==> trial 60: inputs <==
==> flow/design.v <==
module Decoder(
input       [3:2]            ALU_FUN,
output      reg              Logic_Enable,
output      reg              Shift_Enable,
output      reg              Arith_Enable,
output      reg              CMP_Enable
);
always @(*)               
 begin 
  case (ALU_FUN)
		   2'b00 : 
		   begin 
		    Arith_Enable = 1'b1;
			Shift_Enable = 1'b0;
			Logic_Enable = 1'b0;
			CMP_Enable = 1'b0;
		   end
		   2'b01 :                                       
		   begin 
		    Arith_Enable = 1'b0;
			Shift_Enable = 1'b0;
			Logic_Enable = 1'b1;
			CMP_Enable = 1'b0;
		   end
		   2'b10 :                                       
		   begin 
		    Arith_Enable = 1'b0;
			Shift_Enable = 1'b0;
			Logic_Enable = 1'b0;
			CMP_Enable = 1'b1;
		   end
		   2'b11 :                                       
		   begin 
		    Arith_Enable = 1'b0;
			Shift_Enable = 1'b1;
			Logic_Enable = 1'b0;
			CMP_Enable = 1'b0;
		   end
	endcase 
end 	
endmodule
module Arith_Unit #(parameter Width = 16)
(
input     [Width-1 :0]                 A,
input     [Width-1 :0]                 B,
input                                  CLK,
input                                  RST,
input       [1:0]                      ALU_FUN,
input                                  Arith_Enable,
output      reg[Width-1 :0]            Arith_OUT,
output      reg                        Carry_OUT,
output      reg                        Arith_Flag
);
wire                         High; 
wire                         LOW;
reg   [Width-1 :0]           Arith_OUT_R;
reg                          Arith_Flag_R;
reg                          Carry_OUT_R;
always @(*) 
 begin
  Carry_OUT_R = 1'b0;
  Arith_Flag_R = Arith_Enable;
  if (Arith_Enable)  
   begin 
            Arith_Flag_R = High;
	  case (ALU_FUN)
			   2'b00 :                                       
			   begin 
			   {Carry_OUT_R , Arith_OUT_R} = A + B;
			   end
			   2'b01 :                                      
			   begin 
			   Arith_OUT_R = A - B;
			   end
			   2'b10 :                                      
			   begin
			   Arith_OUT_R = A * B ;
			   end
			   2'b11 :                                     
			   begin
			   Arith_OUT_R = (B == {Width{1'b0}}) ? {Width{1'b1}} : A / B ;
			   end
		endcase 
	end
   else 
    begin
	  Arith_OUT_R= 16'b0;	
	end	
end 	
always @(posedge CLK or negedge RST)                 
 begin 
	 if (!RST)
	  begin
	    Arith_OUT <= 16'b0;
	    Arith_Flag <= 1'b0;
		Carry_OUT <= 1'b0;
	  end
	 else 
	  begin
	    Arith_OUT <= Arith_OUT_R;
 	    Arith_Flag <= Arith_Flag_R;
		Carry_OUT <= Carry_OUT_R;
	  end
 end
assign High = 1'b1;
assign LOW = 1'b0;
endmodule   
module Logic_Unit  #(parameter Width = 16)
(
input       [Width-1 :0]               A,
input       [Width-1 :0]               B,
input                                  CLK,
input       [1:0]                      ALU_FUN,
input                                  RST,
input                                  Logic_Enable,
output      reg                        Logic_Flag,
output      reg[Width-1 :0]            Logic_OUT
);
wire                         High; 
wire                         LOW;
reg    [Width-1 :0]          Logic_OUT_R;
reg                          Logic_Flag_R;
always @(*)               
 begin 
  Logic_Flag_R = Logic_Enable;
  if (Logic_Enable)
   begin
               Logic_Flag_R = High;
	  case (ALU_FUN)
			   2'b00 :                                       
			   begin
			   Logic_OUT_R = A & B;
			   end
			   2'b01 :                                       
			   begin
			   Logic_OUT_R = A | B;
			   end
			   2'b10 :                                       
			   begin
			   Logic_OUT_R = ~(A & B);
			   end
			   2'b11 :                                        
			   begin
			   Logic_OUT_R = ~(A | B);
			   end
		endcase
     end	
	else		
	 begin
	 Logic_OUT_R = 16'b0;
	 end
end 	
always @ (posedge CLK or negedge RST)                 
 begin 
 if (!RST)
  begin
  Logic_OUT <= 16'b0;
  Logic_Flag <= 1'b0;
  end
 else
  begin 
  Logic_OUT <= Logic_OUT_R;
  Logic_Flag <= Logic_Flag_R;
  end
end
assign High = 1'b1;
assign LOW = 1'b0;
endmodule   
module CMP_Unit #(parameter Width = 16)
(
input       [Width-1 :0]               A,
input       [Width-1 :0]               B,
input                                  CLK,
input       [1:0]                      ALU_FUN,
input                                  RST,
input                                  CMP_Enable,
output      reg                        CMP_Flag,
output      reg[Width-1 :0]            CMP_OUT
);
wire                         High; 
wire                         LOW;
reg   [Width-1 :0]           CMP_OUT_R;
reg                          CMP_Flag_R;
always @(*)               
 begin 
  CMP_Flag_R = CMP_Enable;
  CMP_OUT_R = 16'b0;
  if (CMP_Enable)
   begin
               CMP_Flag_R = High;
	  case (ALU_FUN)
			   2'b00 : 
			   begin                                   
				 CMP_OUT_R = 16'b0000;
				 end
			   2'b01 : 
			   begin 
				if (A == B)                                      
				 CMP_OUT_R = 16'b0001;
				 end
			   2'b10 :                                        
			   begin 
				if ( A > B)
				 CMP_OUT_R = 16'b0010;
				 end
			   2'b11 :                                       
			   begin
				if (A < B)
				 CMP_OUT_R = 16'b0011;
				 end
		endcase 
	end
  else
   begin
    CMP_OUT_R = 16'b0;
  end	
end 	
always @ (posedge CLK or negedge RST)                 
begin 
 if (!RST)
  begin
  CMP_OUT <= 16'b0;
  CMP_Flag <= 1'b0;
  end
 else
  begin 
  CMP_OUT <= CMP_OUT_R;
  CMP_Flag <= CMP_Flag_R;
  end
end
assign High = 1'b1;
assign LOW = 1'b0;
endmodule   
module Shift_Unit #(parameter Width = 16)
(
input       [Width-1 :0]                  A,
input       [Width-1 :0]                  B,
input                                     CLK,
input       [1:0]                         ALU_FUN,
input                                     RST,
input                                     Shift_Enable,
output      reg                           Shift_Flag,
output      reg[Width-1 :0]               Shift_OUT
);
wire                         High; 
wire                         LOW;
reg   [Width-1 :0]           Shift_OUT_R;
reg                          Shift_Flag_R;
always @(*)               
 begin 
  Shift_Flag_R = Shift_Enable;
  if (Shift_Enable)
   begin
              Shift_Flag_R = High;
	  case (ALU_FUN)
			   2'b00 :                                        
			   begin 
			   Shift_OUT_R = A >> 16'b0001;
			   end
			   2'b01 :                                        
			   begin
			   Shift_OUT_R = A << 16'b0001;
			   end
			   2'b10 :                                        
			   begin 
			   Shift_OUT_R = B >> 16'b0001;
			   end
			   2'b11 :                                        
			   begin
			   Shift_OUT_R = B << 16'b0001;
			   end
		endcase 
	end
  else
   begin 
     Shift_OUT_R = 16'b0;
  end	 
end 	
always @ (posedge CLK or negedge RST)                 
 begin 
  if (!RST)
   begin 
  Shift_OUT <= 16'b0;
  Shift_Flag <= 1'b0;
   end
  else
   begin  
  Shift_OUT <= Shift_OUT_R;
  Shift_Flag <= Shift_Flag_R;
  end
end
assign High = 1'b1;
assign LOW = 1'b0;
endmodule   
module ALU_TOP #(parameter Width = 16)
( 
input        [Width-1 :0]                                 A,
input        [Width-1 :0]                                 B,
input        [3:0]                                        ALU_FUN,
input                                                     CLK,
input                                                     RST,
output       [Width-1 :0]                                 Arith_OUT,
output                                                    Arith_Flag,
output                                                    Carry_OUT,
output       [Width-1 :0]                                 Logic_Out,
output                                                    Logic_Flag,
output       [Width-1 :0]                                 CMP_OUT,
output                                                    CMP_Flag,
output                                                    Shift_Flag,
output       [Width-1 :0]                                 Shift_OUT
);
wire      Shift_Enable,Logic_Enable,Arith_Enable,CMP_Enable;
Decoder DUT1 (
.ALU_FUN(ALU_FUN[3:2]),
.Logic_Enable(Logic_Enable),
.Shift_Enable(Shift_Enable),
.Arith_Enable(Arith_Enable),
.CMP_Enable(CMP_Enable)
);
Arith_Unit DUT2 (
.A(A),
.B(B),
.CLK(CLK),
.RST(RST),
.ALU_FUN(ALU_FUN[1:0]),
.Arith_Enable(Arith_Enable),
.Arith_OUT(Arith_OUT),
.Carry_OUT(Carry_OUT),
.Arith_Flag(Arith_Flag)
);
Logic_Unit DUT3 (
.A(A),
.B(B),
.CLK(CLK),
.RST(RST),
.ALU_FUN(ALU_FUN[1:0]),
.Logic_Enable(Logic_Enable),
.Logic_Flag(Logic_Flag),
.Logic_OUT(Logic_Out)
);
CMP_Unit DUT4 (
.A(A),
.B(B),
.CLK(CLK),
.RST(RST),
.ALU_FUN(ALU_FUN[1:0]),
.CMP_Enable(CMP_Enable),
.CMP_Flag(CMP_Flag),
.CMP_OUT(CMP_OUT)
);
Shift_Unit DUT5(
.A(A),
.B(B),
.CLK(CLK),
.RST(RST),
.ALU_FUN(ALU_FUN[1:0]),
.Shift_Enable(Shift_Enable),
.Shift_Flag(Shift_Flag),
.Shift_OUT(Shift_OUT)
);
endmodule
==> flow/run.sh <==
#!/bin/bash
# the make line also repeats each setting of config.mk as NAME=value (left out here)
make -C /OpenROAD-flow-scripts/flow DESIGN_CONFIG=/design/flow/config.mk WORK_HOME=/design/flow/orfs CLKGATE_MAP_FILE= finish
==> flow/config.mk <==
export PLATFORM = sky130hd
export DESIGN_NAME = ALU_TOP
export DESIGN_NICKNAME = ALU_TOP
export VERILOG_FILES = /design/flow/design.v
export SDC_FILE = /design/flow/constraint.sdc
export NUM_CORES = 4
export LEC_CHECK = 0
export ABC_AREA = 1
export CAP_MARGIN = 20
export CORE_MARGIN = 2
export CORE_UTILIZATION = 65
export CTS_CLUSTER_DIAMETER = 52
export MAX_ROUTING_LAYER = met4
export SLEW_MARGIN = 20
export TNS_END_PERCENT = 5
==> flow/constraint.sdc <==
create_clock -name core_clock -period 17.1 [get_ports {CLK}]
set_input_delay 3.4200 -clock core_clock [delete_from_list [all_inputs] [get_ports {CLK}]]
set_output_delay 3.4200 -clock core_clock [all_outputs]
set_load 0.01 [all_outputs]
==> trial 84 (differences from trial 60) <==
Settings changed: CORE_UTILIZATION 65 to 36, CTS_CLUSTER_DIAMETER 52 to 230, CTS_CLUSTER_SIZE set to 100, TNS_END_PERCENT 5 to 15.
==> flow/constraint.sdc (replaced) <==
create_clock -name core_clock -period 32.0 [get_ports {CLK}]
set_input_delay 6.4000 -clock core_clock [delete_from_list [all_inputs] [get_ports {CLK}]]
set_output_delay 6.4000 -clock core_clock [all_outputs]
set_load 0.01 [all_outputs]
==> run summary <==
Physical implementation

The run stopped with a tool error. The stopping stage is global routing (5_1_grt). The first error in the log reads "[ERROR GRT-0232] Routing congestion too high. Check the congestion heatmap in the GUI". The leftover overflow at the end of global routing is 2147. After clock tree synthesis, the repair step resized 119 gates. The number of core rows is 56.

The worst slack at placement is -8.70 ns. The met3 layer usage reported by global route is 78.7%. The core region is 0.0235 mm2. The overall track demand over capacity in global routing is 103%. For this configuration, the core starts out at a cell density of 66.5%. The final weighted congestion recorded by global placement is 1.08. The number of placed instances, taps included is 3150.

The buffers inserted during post-CTS setup optimization is 33. The overall die height is 159 um. The chip area is 0.0253 mm2.
# the run above: trial 60

==> run summary <==
Physical implementation

The chip occupies 0.0452 mm2. The flow ran to the end and the layout has no timing, DRC or antenna violations. The initial utilization of the core area, before any placement, comes to 36.4%. The buffers inserted during post-CTS setup optimization is 0.

Across every metal layer, demand over resource in global routing totals 25.0%. The number of placed instances, taps included is 2993. The region available for standard cell placement spans 0.0430 mm2. The mux cell area share after synthesis is 0%. The count of different cell masters after synthesis is 66. Non-clock buffers in the final layout number 165. The met3 layer usage reported by global route is 3.90%. Post-CTS repair ended up resizing 0 cells.

After floorplanning, the core was divided into 76 placement rows.
# the run above: trial 84

